==> flow/design.v (excerpt) <==
module x_corr #(parameter xi_bits = 12,
                parameter xq_bits = 12,
                parameter yi_bits = 12,
                parameter yq_bits = 12,
                parameter i_bits = 31,
                parameter q_bits = 31,
                parameter length = 102,
                parameter length_counter_bits = 7,
                parameter out_max_bits = 62
                )
   (input clk,
    input                              rst,
    output                             s_axis_tready,
    input [xi_bits - 1:0]              xi,
    input [xq_bits - 1:0]              xq,
    input [yi_bits - 1:0]              yi,
    input [yq_bits - 1:0]              yq,
    input                              m_axis_tvalid,
    input                              m_axis_tready,
    output [out_max_bits - 1:0]        out_max,
    output [length_counter_bits - 1:0] index,
    output                             s_axis_tvalid
    );
Size: ~13,000 cells after synthesis, about 690 flip-flops.
clock: 6.76 ns
lec_check: 0
cap_margin: 30
core_margin: 2
core_utilization: 72
cts_cluster_diameter: 57
cts_cluster_size: 39
place_density: 0.63
setup_slack_margin: -0.45
slew_margin: 20
run.sh (not shown) runs the stock make flow with config.mk's settings and CLKGATE_MAP_FILE=.
The starting point completed and failed the layout checks on setup timing.
Edit:
Settings changed: CAP_MARGIN 30 to 20, CTS_CLUSTER_DIAMETER 57 to unset, CTS_CLUSTER_SIZE 39 to unset, PLACE_DENSITY 0.63 to unset, PLACE_DENSITY_LB_ADDON set to 0.2, SETUP_SLACK_MARGIN -0.45 to 1.57.
Clock period 6.76 ns to 8.11 ns, I/O delays scaled along.
Effect: The changed run passed the timing, DRC and antenna checks; flip-flop count does not change; final cell count goes down by about 5.6%; wire length shrinks by about 3.5%; global-route usage is lower by 1.2 points; count of clock-buffer cells in the layout is higher by 37; first-iteration DRC count goes down by 12%; synthesized area stays the same; sequential share of layout area is higher by 0.50 points; worst setup slack is better by 1500 ps; die area is unchanged.
Edit:
Settings changed: CORE_UTILIZATION 72 to 19, PLACE_DENSITY_LB_ADDON 0.2 to unset, SETUP_SLACK_MARGIN 1.57 to unset.
Clock period 8.11 ns to 9.08 ns, I/O delays scaled along.
The new run finished clean.
Clock skew is lower by 4.4 ps.
Design area falls by about 1.6%.
Non-clock buffer count came out lower by 486.
Edit:
Settings changed: ABC_AREA set to 1, CORE_UTILIZATION 19 to 72, CTS_CLUSTER_DIAMETER set to 398.
Clock period 9.08 ns to 2.43 ns, I/O delays scaled along.
Outcome: With this change the flow failed in global routing (GRT-0232). Synthesized area is higher by 9.1%. Synthesized cell count climbs by 32%. Die size is lower by 71%.

---

## build 42
Starting RTL as in the previous note.
## x_corr
module x_corr #(parameter xi_bits = 12,
                parameter xq_bits = 12,
                parameter yi_bits = 12,
                parameter yq_bits = 12,
                parameter i_bits = 31,
                parameter q_bits = 31,
                parameter length = 102,
                parameter length_counter_bits = 7,
                parameter out_max_bits = 62
                )
   (input clk,
    input                              rst,
    output                             s_axis_tready,
    input [xi_bits - 1:0]              xi,
    input [xq_bits - 1:0]              xq,
    input [yi_bits - 1:0]              yi,
    input [yq_bits - 1:0]              yq,
    input                              m_axis_tvalid,
    input                              m_axis_tready,
    output [out_max_bits - 1:0]        out_max,
    output [length_counter_bits - 1:0] index,
    output                             s_axis_tvalid
    );
   wire                                s_axis_product_tvalid;
   wire                                m_axis_x_tvalid;
   wire                                m_axis_y_tvalid;
   wire                                m_axis_product_tready;
   wire signed [31 - 1:0] i;
   wire signed [31 - 1:0] q;
   assign m_axis_x_tvalid = m_axis_tvalid;
   assign m_axis_y_tvalid = m_axis_tvalid;
   assign m_axis_product_tready = s_axis_tready;
   dot_prod_pip #(.xi_bits(12),
                  .xq_bits(12),
                  .yi_bits(12),
                  .yq_bits(12),
                  .i_bits(31),
                  .q_bits(31),
                  .dot_length(100),
                  .dot_length_counter_bits(7),
  ...
export LEC_CHECK = 0
export CAP_MARGIN = 30
export CORE_MARGIN = 2
export CORE_UTILIZATION = 71
export CTS_CLUSTER_DIAMETER = 57
export CTS_CLUSTER_SIZE = 44
export SETUP_SLACK_MARGIN = -0.45
export SLEW_MARGIN = 20
create_clock -name core_clock -period 6.43 [get_ports {clk}]
Status(build 42) = ERROR, stage = global routing
Edits applied to the flow inputs when going from build 42 to build 96:
# build 42
export LEC_CHECK = 0
export CAP_MARGIN = 30
export CORE_MARGIN = 2
export CORE_UTILIZATION = 71
export CTS_CLUSTER_DIAMETER = 57
export CTS_CLUSTER_SIZE = 44
export SETUP_SLACK_MARGIN = -0.45
export SLEW_MARGIN = 20
create_clock -name core_clock -period 6.43 [get_ports {clk}]
# build 96
export LEC_CHECK = 0
export CAP_MARGIN = 20
export CORE_MARGIN = 2
export CORE_UTILIZATION = 58
export SLEW_MARGIN = 20
create_clock -name core_clock -period 6.9 [get_ports {clk}]
[summary]
Build 96 ran in full, but the layout does not pass; the checks complain about negative setup slack. Per the comparison of build 96 with build 42, estimated wirelength of the detail-placed design went up, post-placement cell count picked up an extra 2.8%, die area up 37000 um^2, number of hold buffers added after CTS did not really move. Row worst setup timing slack at the placement stage: build 96 higher / build 42 lower. Between build 42 and build 96, the H-tree depth does not differ in any meaningful way. Diff build 42..build 96 | adder and majority gate portion of the synthesized area | unchanged. Delta (build 96 minus build 42): number of instances in the synthesized netlist roughly the same; clock buffer count from CTS higher. The higher total cell area at the placement stage of build 96 and build 42 is in build 96. Re net count after synthesis: no difference whatsoever between build 96 and build 42.
#### Input delta (build 34 over build 96)
# build 96
export LEC_CHECK = 0
export CAP_MARGIN = 20
export CORE_MARGIN = 2
export CORE_UTILIZATION = 58
export SLEW_MARGIN = 20
create_clock -name core_clock -period 6.9 [get_ports {clk}]
# build 34
export LEC_CHECK = 0
export CAP_MARGIN = 20
export CORE_MARGIN = 2
export CORE_UTILIZATION = 40
export SLEW_MARGIN = 20
create_clock -name core_clock -period 10.0 [get_ports {clk}]
==> comparison <==
When build 34 is measured against build 96, its remaining max-slew budget at the tightest pin turns out 5.3 points lower. Build 34 went all the way through the flow, and no timing, DRC or antenna check failed. Going from build 96 to build 34, clock tree cell share of total cell area grows by 0.20 points. First-iteration DRC count improves in build 34 relative to build 96. Status: distinct cell type count after synthesis parity (build 34, build 96). Build 34: met3 track utilization from global routing is 1.9 points lower than what build 96 reported. Number of antenna violations at the first check in global routing ends up lower on build 96. Static power due to leakage: build 34 < build 96. Going from build 96 to build 34, the pin slew with the least headroom to its limit was found to have gone up by 78 ps. Sum of negative setup slack (build 34 over build 96): increase, 38650 ps. Summary — power, build 34 relative to build 96: lower, by 0.0098 W.
Relative to build 34, the following input files were edited for build 98:
# build 34
export LEC_CHECK = 0
export CAP_MARGIN = 20
export CORE_MARGIN = 2
export CORE_UTILIZATION = 40
export SLEW_MARGIN = 20
create_clock -name core_clock -period 10.0 [get_ports {clk}]
# build 98
export LEC_CHECK = 0
export CAP_MARGIN = 20
export CORE_MARGIN = 2
export CORE_UTILIZATION = 72
export CTS_CLUSTER_DIAMETER = 58
export PLACE_DENSITY = 0.35
export SETUP_SLACK_MARGIN = 1.57
export SLEW_MARGIN = 20
create_clock -name core_clock -period 8.11 [get_ports {clk}]
## What came out
Summary of build 98 over build 34: worst setup slack -840 ps; power dissipated in sequential cells saw an increase; number of post-CTS setup repair buffers up 160; leakage power climbed about 5.3%.
### build 98 -> build 6
# build 98
export LEC_CHECK = 0
export CAP_MARGIN = 20
export CORE_MARGIN = 2
export CORE_UTILIZATION = 72
export CTS_CLUSTER_DIAMETER = 58
export PLACE_DENSITY = 0.35
export SETUP_SLACK_MARGIN = 1.57
export SLEW_MARGIN = 20
create_clock -name core_clock -period 8.11 [get_ports {clk}]
# build 6
export LEC_CHECK = 0
export CAP_MARGIN = 20
export CORE_MARGIN = 2
export CORE_UTILIZATION = 55
export CTS_CLUSTER_SIZE = 100
export SLEW_MARGIN = 20
create_clock -name core_clock -period 5.67 [get_ports {clk}]
- Build 6 had finished all stages when the layout checks came back failing, citing negative setup slack.
- Build 6 reports its top routing layer in use as met4 while build 98 reports met5.
- Minimum setup slack after placement: build 6 < build 98
- In the reports for build 98 and build 6, the larger multi-input logic portion of the cell area belongs to build 98.
- On height of the chip: between build 98 and build 6, it ends up lower for build 98.
- Maximum clock frequency up 0.89 MHz in build 6 wrt build 98
- Build 6 ended with less utilization than build 98.
Relative to build 6, the following input files were edited for build 91:
# build 6
export LEC_CHECK = 0
export CAP_MARGIN = 20
export CORE_MARGIN = 2
export CORE_UTILIZATION = 55
export CTS_CLUSTER_SIZE = 100
export SLEW_MARGIN = 20
create_clock -name core_clock -period 5.67 [get_ports {clk}]
# build 91
export LEC_CHECK = 0
export ABC_AREA = 1
export CAP_MARGIN = 20
export CORE_MARGIN = 2
export CORE_UTILIZATION = 72
export CTS_CLUSTER_DIAMETER = 398
export CTS_CLUSTER_SIZE = 99
export SLEW_MARGIN = 20
create_clock -name core_clock -period 2.02 [get_ports {clk}]
==> comparison <==
- Stage in which a tool error killed build 91: global routing.
- The lower number of cells after detailed placement came out of build 6.
- Average cell area after synthesis went down by more than 10% going from build 6 to build 91.
- Build 91: share of synthesized area occupied by flip-flops and latches is 0.99 points lower than what build 6 reported.
- Between build 6 and build 91, die area decreased.
- Setup slack after placement: build 91 vs build 6 down 2730 ps
- Looking at build 91 and build 6, the number of hold buffers added after cts is a wash.
- Changes observed in build 91 relative to build 6: number of standard cells reported by yosys picked up an extra 4043; post-synthesis chip area from yosys picked up an extra about 9%; final RePlAce weighted congestion picked up an extra about 11%.
No activity file was given, so power comes from the tool's default toggle rates.
